== JK ==
==> flow/design.v (excerpt) <==
module a_filter_approx(
    input [31:0] x_in,
    input clk,
    input [5:0] reset,
    output [31:0] y_out);
    wire [10:0] a1_1;
    wire [10:0] a1_2;
    wire [10:0] a1_3;
    wire [10:0] a1_4;
    wire [10:0] b1;
    assign a1_1 = -11'sd192;
    assign a1_2 = -11'sd1021;
    assign a1_3 = -11'sd928;
    assign a1_4 = -11'sd1010;
    assign b1 = 11'sd307;
    wire [31:0] y_1;
    wire [31:0] y_2;
    wire [31:0] y_3;
    wire [31:0] y_4;
    wire [31:0] y_5;
    fos_exact_v4 first_stage(x_in,a1_4,clk,reset[0],y_1);
    fos_exact_v3 second_stage(y_1,a1_3,b1,clk,reset[1],y_2);
    fos_exact_v2 third_stage(y_2,a1_2,clk,reset[2],y_3);
    fos_exact_v2 fourth_stage(y_3,a1_2,clk,reset[3],y_4);
    fos_exact_v1 fifth_stage(y_4,a1_1,clk,reset[4],y_5);
    fos_exact_v1 sixth_stage(y_5,a1_1,clk,reset[5],y_out);
endmodule
Settings: LEC_CHECK=0, CAP_MARGIN=20, CORE_MARGIN=2, CORE_UTILIZATION=72, PLACE_DENSITY=0.35, SETUP_SLACK_MARGIN=2.31, SLEW_MARGIN=20; clock period 7.88 ns.
run.sh (not shown) runs the stock make flow with config.mk's settings and CLKGATE_MAP_FILE=.
Complete run, failing final checks: JK, reason setup timing.
Input changes introduced in MS (baseline for comparison: JK):
Settings: PLACE_DENSITY_LB_ADDON now 0.21, previously not set; PLACE_DENSITY no longer set, was 0.35; SETUP_SLACK_MARGIN now 2.35, was 2.31.
==> results <==
What the final checks of MS revealed, after a flow that finished every stage, was a layout that fails on setup timing.
From MS to JK, Yosys chip area did not move at all.
Against JK, MS comes in 0.16 points lower on area share of buffers outside the clock network.
Between MS and JK, it is MS whose number of violations reported at the end of detailed-routing iteration 0 is higher, by 709.
Compared with JK, in MS area growth from synthesis to layout roughly the same; highest clock rate lower; worst setup slack lower.
The following lists how AL was set up differently from MS:
Settings: PLACE_DENSITY_LB_ADDON: 0.21 -> unset; SETUP_SLACK_MARGIN: 2.35 -> unset; PLACE_DENSITY: unset -> 0.77; the clock period (ns, I/O delays scaled along): 7.88 -> 7.29.
Results
As far as count of multi-input gates goes, MS and AL are indistinguishable; the numbers are identical. Number of vias per cell on AL is down relative to MS. The final report for AL shows a completed flow and a layout that fails verification, specifically setup timing. Summary — register-to-register setup slack, AL relative to MS: lower, by 0.77 ns. AL against MS; routed wire length is down by more than 10%. Sort MS and AL by transition time at the pin with the least slew margin asc -> top: AL. Fraction of area in registers: AL higher than MS. Diff MS -> AL | met3 usage in global routing | decrease of 0.98 points.
Modified inputs, TR compared to AL
Settings: SETUP_SLACK_MARGIN newly set to 2.35; PLACE_DENSITY changed from 0.77 to 0.35; the clock period (ns, I/O delays scaled along) changed from 7.29 to 7.88.
==> results <==
TR did not stop at any stage, and its layout met the timing, DRC and antenna checks. Diff AL -> TR: wire length of the first global-routing pass went up about 10%; number of buffers inserted by post-CTS setup repair went up 130. TR: number of global-route vias before repair higher than AL. On tightest slew margin relative to the limit, the lower figure sits with TR, not AL.

* * *

== raven ==
Starting RTL as in the previous note.
==> flow/design.v (excerpt) <==
module a_filter_approx(
    input [31:0] x_in,
    input clk,
    input [5:0] reset,
    output [31:0] y_out);
clock: 5.94 ns
lec_check: 0
abc_area: 1
cap_margin: 20
core_aspect_ratio: 1.36
core_margin: 2
core_utilization: 72
cts_cluster_diameter: 392
cts_cluster_size: 96
slew_margin: 20
Run status, raven: aborted in 5_1_grt, error GRT-0232
--- input diff raven..yarrow ---
- clearing CTS_CLUSTER_SIZE, which used to be 96
- clearing CTS_CLUSTER_DIAMETER, which used to be 392
- clearing ABC_AREA, which used to be 1
- clearing CORE_ASPECT_RATIO, which used to be 1.36
- putting SETUP_SLACK_MARGIN at -0.46 where nothing was set
- swapping 5.94 for 6.26 in the clock period (ns, I/O delays scaled along)
## What came out
| yarrow | all stages done | FAIL | setup timing |. Changes observed in yarrow relative to raven: chip footprint moved down, compound-cell area share of the yosys netlist has increased. The post-synth area from yosys stat number comes out lower for yarrow vs raven. Taking raven as the reference point, the number of buffers created by CTS of yarrow rises by 48. From raven to yarrow the numbers moved as follows: xor/xnor cell area share of the yosys netlist went up by 0.78 points, die boundary width increased 19 µm, synthesized area shows a reduction of about 14%, routability congestion estimate lower. Taking raven as the reference, in yarrow mux share of post-synthesis cell area saw little to no change, yosys cell count has decreased, number of gates resized after CTS fell 280.
Inputs modified between yarrow and fjord:
- clearing SETUP_SLACK_MARGIN, which used to be -0.46
- putting ABC_AREA at 1 where nothing was set
- putting CTS_CLUSTER_DIAMETER at 358 where nothing was set
- swapping 6.26 for 5.55 in the clock period (ns, I/O delays scaled along)
Results
- Status: fjord FAILED at 5_1_grt (tool error)
- Starting density of the core across fjord and yarrow: no real change.
- Of fjord and yarrow, the run reporting the higher synthesized chip area reported by yosys was fjord.
- Comparing placer's final routability congestion estimate for fjord and yarrow, the bigger number came from fjord.
- The final reports for fjord and yarrow show post-cts sizing count higher in the former.
- Compared with yarrow, fjord shows a cell total after placement that is 1,983 higher.
- Delta (fjord minus yarrow): fraction of the mapped netlist area in adder cells fell 4.3 points, number of buffers inserted during clock tree synthesis rose 1, placed wire-length estimate after detailed placement rose 62%, synthesized area rose about 16%.
- Measured against fjord, the number of cells produced by synthesis of yarrow comes out at 0.72 times the reference value.
- The lower AND-OR/OR-AND share of the synthesized area came out of fjord.
